==> ember: inputs <==
==> flow/design.v <==
module incline_sat(
    input [12:0] incline,
    output [9:0] incline_sat
);
assign incline_sat = (~incline[12] && |incline[12:9]) ? 10'h1FF : 
                    (incline[12] && ~(&incline[12:9])) ? 10'h200 : incline[9:0];
endmodule
module desiredDrive(
    input [11:0] avg_torque,
    input [4:0] cadence,
    input not_pedaling,
    input [12:0] incline,
    input [2:0] scale,
    output [11:0] target_curr
);
localparam TORQUE_MIN = 12'h380;
localparam TOO_SMALL = 5'h05;
logic [9:0] inc_sat;
incline_sat i1( .incline(incline), .incline_sat(inc_sat));
logic [10:0] incline_factor;
assign incline_factor = {inc_sat[9], inc_sat[9:0]} + 11'd256;
logic [8:0] incline_factor_limit;
assign incline_factor_limit = (incline_factor[10] == 1'b1) ? 9'h000 : (incline_factor[9]) ? 9'h1FF : incline_factor[8:0];
logic [5:0] cadence_factor;
assign cadence_factor = (|cadence[4:1]) ? ({1'b0, cadence} + 6'd32) : 6'h00;
logic [12:0]torque_off;
assign torque_off = {1'b0, avg_torque} - {1'b0, TORQUE_MIN};
logic [12:0] torque_pos;
assign torque_pos = (torque_off[12] == 1'b1) ? 12'h000 : torque_off[11:0];
logic [30:0]assist_prod;
assign assist_prod = not_pedaling ? 30'h00000000 : (torque_pos * incline_factor_limit * cadence_factor * scale);
assign target_curr = (|assist_prod[29:27]) ? 12'hFFF : assist_prod[26:15];
endmodule
module desiredDrive_reg(
    input clk, rst_n,
    input [11:0] avg_torque,
    input [4:0] cadence,
    input not_pedaling,
    input [12:0] incline,
    input [2:0] scale,
    output logic [11:0] target_curr
);
logic [11:0] avg_torque_r;
logic [4:0] cadence_r;
logic not_pedaling_r;
logic [12:0] incline_r;
logic [2:0] scale_r;
logic [11:0] target_curr_nxt;
always_ff @(posedge clk, negedge rst_n) begin
    if (!rst_n) begin
        avg_torque_r <= 12'h000;
        cadence_r <= 5'h00;
        not_pedaling_r <= 1'b0;
        incline_r <= 13'h0000;
        scale_r <= 3'h0;
    end
    else begin
        avg_torque_r <= avg_torque;
        cadence_r <= cadence;
        not_pedaling_r <= not_pedaling;
        incline_r <= incline;
        scale_r <= scale;
    end
end
desiredDrive iDD(.avg_torque(avg_torque_r), .cadence(cadence_r), .not_pedaling(not_pedaling_r),
                 .incline(incline_r), .scale(scale_r), .target_curr(target_curr_nxt));
always_ff @(posedge clk, negedge rst_n) begin
    if (!rst_n)
        target_curr <= 12'h000;
    else
        target_curr <= target_curr_nxt;
end
endmodule
==> flow/run.sh <==
#!/bin/bash
# the make line also repeats each setting of config.mk as NAME=value (left out here)
make -C /OpenROAD-flow-scripts/flow DESIGN_CONFIG=/design/flow/config.mk WORK_HOME=/design/flow/orfs CLKGATE_MAP_FILE= finish
==> flow/config.mk <==
export PLATFORM = sky130hd
export DESIGN_NAME = desiredDrive_reg
export DESIGN_NICKNAME = desiredDrive_reg
export VERILOG_FILES = /design/flow/design.v
export SDC_FILE = /design/flow/constraint.sdc
export NUM_CORES = 4
export LEC_CHECK = 0
export ABC_AREA = 0
export CAP_MARGIN = 15
export CORE_MARGIN = 2
export CORE_UTILIZATION = 72
export GPL_ROUTABILITY_DRIVEN = 1
export GPL_TIMING_DRIVEN = 1
export MAX_ROUTING_LAYER = met4
export PLACE_DENSITY_LB_ADDON = 0.0
export SLEW_MARGIN = 35
export TNS_END_PERCENT = 90
==> flow/constraint.sdc <==
create_clock -name core_clock -period 11.6 [get_ports {clk}]
set_input_delay 2.3200 -clock core_clock [delete_from_list [all_inputs] [get_ports {clk}]]
set_output_delay 2.3200 -clock core_clock [all_outputs]
set_load 0.01 [all_outputs]
==> inputs of quartz, as changes to ember <==
- ABC_AREA: 0 -> 1
- CAP_MARGIN: 15 -> 20
- GPL_ROUTABILITY_DRIVEN: 1 -> default
- GPL_TIMING_DRIVEN: 1 -> default
- MAX_ROUTING_LAYER: met4 -> default
- PLACE_DENSITY_LB_ADDON: 0.0 -> default
- SETUP_SLACK_MARGIN: default -> -0.58
- SLEW_MARGIN: 35 -> 20
- TNS_END_PERCENT: 90 -> default
==> flow/constraint.sdc (replaced) <==
create_clock -name core_clock -period 5.99 [get_ports {clk}]
set_input_delay 1.1980 -clock core_clock [delete_from_list [all_inputs] [get_ports {clk}]]
set_output_delay 1.1980 -clock core_clock [all_outputs]
set_load 0.01 [all_outputs]
==> inputs of juniper, as changes to ember <==
- ABC_AREA: 0 -> default
- CAP_MARGIN: 15 -> 20
- CORE_UTILIZATION: 72 -> 40
- GPL_ROUTABILITY_DRIVEN: 1 -> default
- GPL_TIMING_DRIVEN: 1 -> default
- MAX_ROUTING_LAYER: met4 -> default
- PLACE_DENSITY_LB_ADDON: 0.0 -> default
- SLEW_MARGIN: 35 -> 20
- TNS_END_PERCENT: 90 -> default
==> flow/constraint.sdc (replaced) <==
create_clock -name core_clock -period 10.7 [get_ports {clk}]
set_input_delay 2.1400 -clock core_clock [delete_from_list [all_inputs] [get_ports {clk}]]
set_output_delay 2.1400 -clock core_clock [all_outputs]
set_load 0.01 [all_outputs]
==> qor summary <==
metric                                                                juniper                   ember                          quartz
Wire length the detailed router placed on met1                        12.4 mm                 11.8 mm                               -
Run status                                                    failed layout checks    failed layout checks             did not finish
Last stage reached                                                          -                       -  clock tree synthesis (4_1_cts)
Layout check failures                                            setup timing            setup timing                               -
Mux share of post-synthesis cell area                                  0.553%                  0.553%                              0%
Core utilization at floorplan                                           40.9%                   73.3%                           73.9%
Period utilisation layout                                                105%                    103%                               -
Worst reg2reg startpoint                                        incline_r[11]           incline_r[10]                               -
Post-synth area from yosys stat                                    11100 um^2              11100 um^2                      11200 um^2
Count of final setup violators                                             12                      12                               -
Synthesized area divided by synthesized cell count                  8.38 um^2               8.38 um^2                       7.42 um^2
Highest metal layer with signal wires                                    met4                    met4                               -
Max Buffers Root-to-Sink                                                    2                       2                               -
Avg WL per Cell                                                       14.1 um                 19.0 um                               -
Total Wirelength                                                      27.3 mm                 30.8 mm                               -
Worst setup path class                                 flip-flop to flip-flop  flip-flop to flip-flop                               -
Clock latency at the later pin of the worst-skew pair                 0.31 ns                 0.32 ns                               -
Crit path required time                                              10.87 ns                11.76 ns                               -
